Design top, start of the top module:
module top(input clk, por, reset, start_stop, mode, edit_shift, inc, output reg buzzer, output [0:6] seg,output [3:0] digit,output reg [4:0] mode_value);
==> flow/config.mk <==
export PLATFORM = sky130hd
export DESIGN_NAME = top
export DESIGN_NICKNAME = top
export VERILOG_FILES = /design/flow/design.v
export SDC_FILE = /design/flow/constraint.sdc
export NUM_CORES = 4
export LEC_CHECK = 0
export ABC_AREA = 1
export CAP_MARGIN = 20
export CORE_MARGIN = 2
export CORE_UTILIZATION = 72
export CTS_CLUSTER_DIAMETER = 29
export CTS_CLUSTER_SIZE = 80
export HOLD_SLACK_MARGIN = -0.09
export MAX_ROUTING_LAYER = met4
export PLACE_DENSITY_LB_ADDON = 0.2
export SETUP_SLACK_MARGIN = 1.09
export SLEW_MARGIN = 40
==> flow/constraint.sdc <==
create_clock -name core_clock -period 4.24 [get_ports {clk}]
set_input_delay 0.8480 -clock core_clock [delete_from_list [all_inputs] [get_ports {clk}]]
set_output_delay 0.8480 -clock core_clock [all_outputs]
set_load 0.01 [all_outputs]
run.sh (not shown) runs the stock make flow with config.mk's settings and CLKGATE_MAP_FILE=.
The baseline aborted during 5_1_grt on ODB-0269.
Rerun with:
ABC_AREA = default   (was 1)
CORE_UTILIZATION = 65   (was 72)
CTS_CLUSTER_DIAMETER = default   (was 29)
CTS_CLUSTER_SIZE = default   (was 80)
HOLD_SLACK_MARGIN = default   (was -0.09)
MAX_ROUTING_LAYER = default   (was met4)
PLACE_DENSITY_LB_ADDON = default   (was 0.2)
SETUP_SLACK_MARGIN = default   (was 1.09)
SLEW_MARGIN = 20   (was 40)
clock period = 4.25 ns   (was 4.24 ns; I/O delays follow)
After rerunning:
- With this change the flow completed with no timing, DRC or antenna violations
- die size climbs by a few percent
- area after synthesis drops by a few percent
- synthesized cell count came out lower by about a fifth
Rerun with:
ABC_AREA = 1   (was default)
CORE_UTILIZATION = 72   (was 65)
CTS_CLUSTER_DIAMETER = 29   (was default)
PLACE_DENSITY_LB_ADDON = 0.2   (was default)
SETUP_SLACK_MARGIN = 1.09   (was default)
clock period = 4.86 ns   (was 4.25 ns; I/O delays follow)
Worst setup slack improves by 1.1 ns.
Routed wire length rises by 31%.
Total power grows by 28%.
Rerun with:
CAP_MARGIN = 10   (was 20)
CTS_CLUSTER_DIAMETER = 259   (was 29)
PLACE_DENSITY_LB_ADDON = default   (was 0.2)
SETUP_SLACK_MARGIN = 0.61   (was 1.09)
clock period = 5.06 ns   (was 4.86 ns; I/O delays follow)
The new run completed without violations.
Register-to-register slack gets better by 0.26 ns.
Hold slack loses 0.015 ns.
Via count falls by 9.9%.
Design area went down by 6.3%.
Wire length is lower by 15%.
Utilization drops by 5.3 points.
Synthesized area stays the same.
Synthesized cell count stays the same.
Power decreases by 26%.
Rerun with:
ABC_AREA = default   (was 1)
CAP_MARGIN = 20   (was 10)
CORE_UTILIZATION = 40   (was 72)
CTS_CLUSTER_DIAMETER = default   (was 259)
SETUP_SLACK_MARGIN = default   (was 0.61)
After rerunning: The changed run ran to the end with no violations; total power shrinks by 12%; routed wire length shrinks by 7.8%; global-route usage shrinks by 19 points; cell area shrinks by 3.9%; sequential power shrinks by about 4%; count of clock-buffer cells in the layout shrinks by 6; combinational power shrinks by 57%; fmax shrinks by 10%.
Rerun with:
ABC_AREA = 1   (was default)
CORE_UTILIZATION = 72   (was 40)
CTS_CLUSTER_DIAMETER = 259   (was default)
clock period = 6.66 ns   (was 5.06 ns; I/O delays follow)
Effect: The changed run passed the timing, design-rule and antenna checks. Count of clock-buffer cells in the layout is higher by 1. Hold slack barely changes. Global-route usage grows by 19 points. Sequential cell count stays the same. Die area drops by 40%. Wire length increases by 6.1%. Via count grows by 22%.


Starting RTL as in the previous note.
Settings: LEC_CHECK=0, CAP_MARGIN=30, CELL_PAD_IN_SITES_DETAIL_PLACEMENT=1, CELL_PAD_IN_SITES_GLOBAL_PLACEMENT=1, CORE_MARGIN=2, CORE_UTILIZATION=33, CTS_CLUSTER_DIAMETER=86, HOLD_SLACK_MARGIN=0.08, PLACE_DENSITY_LB_ADDON=0.12, SETUP_SLACK_MARGIN=0.82, SLEW_MARGIN=20; clock period 5.74 ns.
The starting point produced a clean layout.
Rerun with:
Settings changed: CAP_MARGIN 30 to 20, CELL_PAD_IN_SITES_DETAIL_PLACEMENT 1 to not set, CELL_PAD_IN_SITES_GLOBAL_PLACEMENT 1 to not set, CORE_UTILIZATION 33 to 70, CTS_CLUSTER_DIAMETER 86 to 27, HOLD_SLACK_MARGIN 0.08 to not set, PLACE_DENSITY_LB_ADDON 0.12 to not set, SETUP_SLACK_MARGIN 0.82 to 1.36.
Clock period 5.74 ns to 4.58 ns, I/O delays scaled along.
Setup slack is worse by 0.40 ns.
Power climbs by well over a third.
Routed wire length grows by a few percent.
Clock power went up by well over a third.
Via count is higher by about a fifth.
Hold slack improved by 0.0084 ns.
Combinational power rises by well over a third.
Die size went down by well over a third.
Cell area climbs by a little under a tenth.
Area after synthesis is unchanged.
Clock skew increases by 0.0045 ns.
Rerun with:
Settings changed: CORE_UTILIZATION 70 to 63, CTS_CLUSTER_DIAMETER 27 to not set, CTS_CLUSTER_SIZE set to 76, HOLD_SLACK_MARGIN set to 0.3, SETUP_SLACK_MARGIN 1.36 to -0.42.
Clock period 4.58 ns to 7.0 ns, I/O delays scaled along.
Outcome:
- The changed run finished clean
- combinational power falls by well over a third
- setup slack improves by 0.35 ns
- synthesized area stays the same
- clock-buffer cell count falls by 47
- final area falls by roughly a tenth
- wire length falls by about a fifth
Rerun with:
Settings changed: CORE_UTILIZATION 63 to 70, CTS_CLUSTER_DIAMETER set to 27, CTS_CLUSTER_SIZE 76 to 36, HOLD_SLACK_MARGIN 0.3 to not set, MAX_ROUTING_LAYER set to met4, SETUP_SLACK_MARGIN -0.42 to 1.21.
Clock period 7.0 ns to 4.58 ns, I/O delays scaled along.
After rerunning:
- The new run completed without violations
- count of clock-buffer cells in the layout climbs by 40
- wire length climbs by 29%
- cell area climbs by 14%
- setup slack degrades by 0.29 ns


top again, from the RTL that the note above started with.
Settings: LEC_CHECK=0, ABC_AREA=1, CAP_MARGIN=10, CORE_MARGIN=2, CORE_UTILIZATION=72, CTS_CLUSTER_DIAMETER=28, HOLD_SLACK_MARGIN=-0.09, PLACE_DENSITY_LB_ADDON=0.21, SETUP_SLACK_MARGIN=1.03, SLEW_MARGIN=20; clock period 4.21 ns.
The starting point failed in global routing (5_1_grt) on ODB-0269.
Change:
Settings changed: ABC_AREA 1 to not set, CAP_MARGIN 10 to 20, CORE_UTILIZATION 72 to 40, CTS_CLUSTER_DIAMETER 28 to not set, HOLD_SLACK_MARGIN -0.09 to not set, PLACE_DENSITY_LB_ADDON 0.21 to not set, SETUP_SLACK_MARGIN 1.03 to 1.57.
Clock period 4.21 ns to 7.58 ns, I/O delays scaled along.
The new run went through all stages and came out clean.
Die area rises by well over a third.
Synthesized cell count came out lower by about a fifth.
Synthesized area falls by a few percent.
Change:
Settings changed: CORE_UTILIZATION 40 to 58, SETUP_SLACK_MARGIN 1.57 to -0.42.
Clock period 7.58 ns to 7.0 ns, I/O delays scaled along.
The new run finished with timing, DRC and antenna clean.
Clock-buffer cell count drops by 3.
Cell area went down by 1.3%.
Critical path depth decreases by 1.
Utilization grows by 19 points.
Power increases by about 9%.
Setup slack got worse by 0.66 ns.
Worst hold slack got worse by 0.0037 ns.
Sequential power increases by about 8%.
Wire length goes down by 5.1%.
Change:
Settings changed: CORE_UTILIZATION 58 to 17, SETUP_SLACK_MARGIN -0.42 to not set.
Clock period 7.0 ns to 7.58 ns, I/O delays scaled along.
Result: The new run completed with no timing, DRC or antenna violations. Hold slack improves by 0.0047 ns. Worst setup slack improves by 0.24 ns. Routed wire length increases by 4.8%. Sequential power decreases by about 8%. Combinational power decreases by 5.4%. Sequential cell count stays the same. Die area increases to 3.3 times its value.
Change:
Settings changed: CORE_UTILIZATION 17 to 63, CTS_CLUSTER_SIZE set to 77, HOLD_SLACK_MARGIN set to 0.3, SETUP_SLACK_MARGIN set to -0.42.
Clock period 7.58 ns to 7.0 ns, I/O delays scaled along.
Effect: The new run went through all stages and came out clean. Total power rose by 7.7%. Final cell count fell by 28%. Routed wire length fell by 4.1%. Sequential cell count stays the same. Sequential power rose by about 8%. Cell area fell by 6.7%. Global-route usage rose by 27 points. Combinational power rose by 6.6%. Via count rose by 3.3%.
Change:
Settings changed: ABC_AREA set to 1, CORE_UTILIZATION 63 to 72, CTS_CLUSTER_SIZE 77 to not set, HOLD_SLACK_MARGIN 0.3 to not set, PLACE_DENSITY_LB_ADDON set to 0.2, SETUP_SLACK_MARGIN -0.42 to not set.
Clock period 7.0 ns to 6.66 ns, I/O delays scaled along.
Worst hold slack loses 0.0065 ns. Total power goes up by 22%. Sequential share of layout area goes down by 1.8 points. Synthesized cell count goes up by 28%. Combinational power goes up by 140%. Design area goes up by 7.2%. Wire length goes up by 15%. Sequential power goes up by about 10%.


Setup of exp/willow:
top again, from the RTL that the note above started with.
make LEC_CHECK=0 CAP_MARGIN=15 CORE_MARGIN=2 CORE_UTILIZATION=70 CTS_CLUSTER_DIAMETER=27 CTS_CLUSTER_SIZE=36 MAX_ROUTING_LAYER=met4 SETUP_SLACK_MARGIN=0.87 SLEW_MARGIN=20 finish   # period 4.33 ns
The inputs of exp/nickel differ from those of exp/willow as listed below.
Settings: changing CTS_CLUSTER_SIZE from 36 to 44; removing CTS_CLUSTER_DIAMETER (formerly 27); removing SETUP_SLACK_MARGIN (formerly 0.87); changing CAP_MARGIN from 15 to 20; changing SLEW_MARGIN from 20 to 35; changing CORE_UTILIZATION from 70 to 40; removing MAX_ROUTING_LAYER (formerly met4); changing the clock period (ns, I/O delays scaled along) from 4.33 to 10.0.
Findings:
- Summary of exp/nickel over exp/willow: final non-filler cell total up 119, power down 5.4 mW, sequential fraction of total cell area up 2.2 points.
- Count of clock-buffer cells in the layout, exp/nickel vs exp/willow: down by more than a quarter
- A standard cell with the maximum stage delay on the critical path of sky130_fd_sc_hd__a21oi_1 is what exp/nickel shows, while sky130_fd_sc_hd__or3_4 belongs to exp/willow.
- Between exp/willow and exp/nickel, the instance count of the mapped netlist figures differ only marginally.
Inputs modified between exp/nickel and exp/quartz:
Settings: CORE_MARGIN: 2 -> 6; CTS_CLUSTER_DIAMETER: unset -> 182; PLACE_DENSITY: unset -> 0.89; CORE_UTILIZATION: 40 -> 70; GPL_TIMING_DRIVEN: unset -> 0; TNS_END_PERCENT: unset -> 40; SETUP_SLACK_MARGIN: unset -> 2.4; ABC_AREA: unset -> 0; CELL_PAD_IN_SITES_DETAIL_PLACEMENT: unset -> 1; MAX_ROUTING_LAYER: unset -> met4; MIN_ROUTING_LAYER: unset -> met2.
==> results <==
Across exp/quartz and exp/nickel, a clean result was obtained everywhere but in exp/quartz.
For exp/quartz, the flow was terminated by a tool error in detailed placement and produced no final design.
Compared to exp/nickel, exp/quartz has final weighted congestion of routability-driven global placement about 50% higher.
As far as boundary pin count goes, exp/nickel and exp/quartz are indistinguishable; the numbers are identical.
Overall die area sits lower in exp/quartz than in exp/nickel.
Modified inputs, exp/cedar compared to exp/quartz
Settings: clearing PLACE_DENSITY, which used to be 0.89; clearing CTS_CLUSTER_SIZE, which used to be 44; putting CELL_PAD_IN_SITES_GLOBAL_PLACEMENT at 2 where nothing was set; putting HOLD_SLACK_MARGIN at 0.06 where nothing was set; clearing SETUP_SLACK_MARGIN, which used to be 2.4; putting CORE_ASPECT_RATIO at 0.64 where nothing was set; clearing TNS_END_PERCENT, which used to be 40; clearing CELL_PAD_IN_SITES_DETAIL_PLACEMENT, which used to be 1; swapping 70 for 23 in CORE_UTILIZATION; swapping 182 for 141 in CTS_CLUSTER_DIAMETER; swapping 35 for 40 in SLEW_MARGIN; swapping 10.0 for 7.73 in the clock period (ns, I/O delays scaled along).
### Flow results
exp/quartz -> exp/cedar: chip area from the yosys synthesis statistics delta 0, exact match. [exp/cedar] width of the die rose 190 um relative to exp/quartz. The lower overall die area of exp/cedar and exp/quartz is in exp/quartz. exp/cedar: flow completed, timing, DRC and antenna clean. On proportion of synthesized flip-flops having asynchronous set or reset, exp/cedar and exp/quartz are neck and neck.


top again, from the RTL that the note above started with.
Settings: LEC_CHECK=0, ABC_AREA=1, CAP_MARGIN=20, CELL_PAD_IN_SITES_DETAIL_PLACEMENT=1, CORE_MARGIN=2, CORE_UTILIZATION=40, CTS_CLUSTER_SIZE=44, GPL_TIMING_DRIVEN=0, MAX_ROUTING_LAYER=met4, MIN_ROUTING_LAYER=met2, SLEW_MARGIN=35, TNS_END_PERCENT=40; clock period 10.0 ns.
The first run ran to the end with no violations.
Then changed:
==> flow/config.mk (replaced) <==
export PLATFORM = sky130hd
export DESIGN_NAME = top
export DESIGN_NICKNAME = top
export VERILOG_FILES = /design/flow/design.v
export SDC_FILE = /design/flow/constraint.sdc
export NUM_CORES = 4
export LEC_CHECK = 0
export ABC_AREA = 1
export CAP_MARGIN = 20
export CORE_MARGIN = 2
export CORE_UTILIZATION = 72
export CTS_CLUSTER_DIAMETER = 29
export CTS_CLUSTER_SIZE = 44
export PLACE_DENSITY_LB_ADDON = 0.2
export SETUP_SLACK_MARGIN = 1.09
export SLEW_MARGIN = 0
==> flow/constraint.sdc (replaced) <==
create_clock -name core_clock -period 4.21 [get_ports {clk}]
set_input_delay 0.8420 -clock core_clock [delete_from_list [all_inputs] [get_ports {clk}]]
set_output_delay 0.8420 -clock core_clock [all_outputs]
set_load 0.01 [all_outputs]
Effect: This time the run died in global routing (5_1_grt). Area after synthesis does not change. Die area shrinks by 44%. Synthesized cell count does not change.
Then changed:
==> flow/config.mk (replaced) <==
export PLATFORM = sky130hd
export DESIGN_NAME = top
export DESIGN_NICKNAME = top
export VERILOG_FILES = /design/flow/design.v
export SDC_FILE = /design/flow/constraint.sdc
export NUM_CORES = 4
export LEC_CHECK = 0
export ABC_AREA = 1
export CAP_MARGIN = 5
export CELL_PAD_IN_SITES_GLOBAL_PLACEMENT = 0
export CORE_ASPECT_RATIO = 0.92
export CORE_MARGIN = 2
export CORE_UTILIZATION = 72
export CTS_CLUSTER_DIAMETER = 26
export CTS_CLUSTER_SIZE = 46
export GPL_ROUTABILITY_DRIVEN = 1
export PLACE_DENSITY_LB_ADDON = 0.19
export SETUP_SLACK_MARGIN = 0.51
export SLEW_MARGIN = 40
export TNS_END_PERCENT = 100
The changed run passed the timing, design-rule and antenna checks.
Synthesized cell count does not change.
Area after synthesis does not change.
Die area stays flat.
Then changed:
==> flow/config.mk (replaced) <==
export PLATFORM = sky130hd
export DESIGN_NAME = top
export DESIGN_NICKNAME = top
export VERILOG_FILES = /design/flow/design.v
export SDC_FILE = /design/flow/constraint.sdc
export NUM_CORES = 4
export LEC_CHECK = 0
export ABC_AREA = 1
export CAP_MARGIN = 10
export CORE_MARGIN = 2
export CORE_UTILIZATION = 72
export CTS_CLUSTER_DIAMETER = 28
export HOLD_SLACK_MARGIN = -0.09
export SETUP_SLACK_MARGIN = 1.16
export SLEW_MARGIN = 20
Result: The changed run did not get past global routing (5_1_grt); area after synthesis is unchanged; synthesized cell count is unchanged; die size is about the same.
Then changed:
--- a/flow/config.mk
+++ b/flow/config.mk
@@ -10,6 +10,6 @@
 export CORE_MARGIN = 2
 export CORE_UTILIZATION = 72
-export CTS_CLUSTER_DIAMETER = 28
+export CTS_CLUSTER_DIAMETER = 259
 export HOLD_SLACK_MARGIN = -0.09
-export SETUP_SLACK_MARGIN = 1.16
+export SETUP_SLACK_MARGIN = 0.53
 export SLEW_MARGIN = 20
Result: The new run went through all stages and came out clean; die size stays the same; synthesized cell count does not change; synthesized area stays the same.


top again, from the RTL that the note above started with.
## top
module top(input clk, por, reset, start_stop, mode, edit_shift, inc, output reg buzzer, output [0:6] seg,output [3:0] digit,output reg [4:0] mode_value);
==> flow/config.mk <==
export PLATFORM = sky130hd
export DESIGN_NAME = top
export DESIGN_NICKNAME = top
export VERILOG_FILES = /design/flow/design.v
export SDC_FILE = /design/flow/constraint.sdc
export NUM_CORES = 4
export LEC_CHECK = 0
export ABC_AREA = 0
export CAP_MARGIN = 20
export CELL_PAD_IN_SITES_DETAIL_PLACEMENT = 1
export CORE_MARGIN = 6
export CORE_UTILIZATION = 70
export CTS_CLUSTER_DIAMETER = 182
export CTS_CLUSTER_SIZE = 44
export GPL_TIMING_DRIVEN = 0
export MAX_ROUTING_LAYER = met5
export MIN_ROUTING_LAYER = met2
export PLACE_DENSITY = 0.89
export SLEW_MARGIN = 35
export TNS_END_PERCENT = 40
==> flow/constraint.sdc <==
create_clock -name core_clock -period 10.0 [get_ports {clk}]
set_input_delay 2.0000 -clock core_clock [delete_from_list [all_inputs] [get_ports {clk}]]
set_output_delay 2.0000 -clock core_clock [all_outputs]
set_load 0.01 [all_outputs]
The baseline died in detailed placement (3_5_place_dp) with DPL-0033.
Change:
ABC_AREA = 1   (was 0)
CELL_PAD_IN_SITES_DETAIL_PLACEMENT = default   (was 1)
CORE_ASPECT_RATIO = 0.64   (was default)
CORE_UTILIZATION = 40   (was 70)
CTS_CLUSTER_DIAMETER = 320   (was 182)
CTS_CLUSTER_SIZE = default   (was 44)
MAX_ROUTING_LAYER = met4   (was met5)
PLACE_DENSITY = default   (was 0.89)
SLEW_MARGIN = 40   (was 35)
TNS_END_PERCENT = default   (was 40)
clock period = 7.73 ns   (was 10.0 ns; I/O delays follow)
- Now the flow never finished: it broke off in global routing (5_1_grt) with GRT-0116
- die size rises by 81%
- synthesized area rises by 7.1%
- synthesized cell count rises by 28%
Change:
ABC_AREA = 0   (was 1)
CELL_PAD_IN_SITES_GLOBAL_PLACEMENT = 1   (was default)
CORE_UTILIZATION = 23   (was 40)
CTS_CLUSTER_DIAMETER = 260   (was 320)
HOLD_SLACK_MARGIN = 0.06   (was default)
SETUP_SLACK_MARGIN = 0.02   (was default)
- Now the flow finished with timing, DRC and antenna clean
- area after synthesis decreases by 6.6%
- die size came out higher by 59%
- synthesized cell count went down by 22%
No activity file was given, so power comes from the tool's default toggle rates.
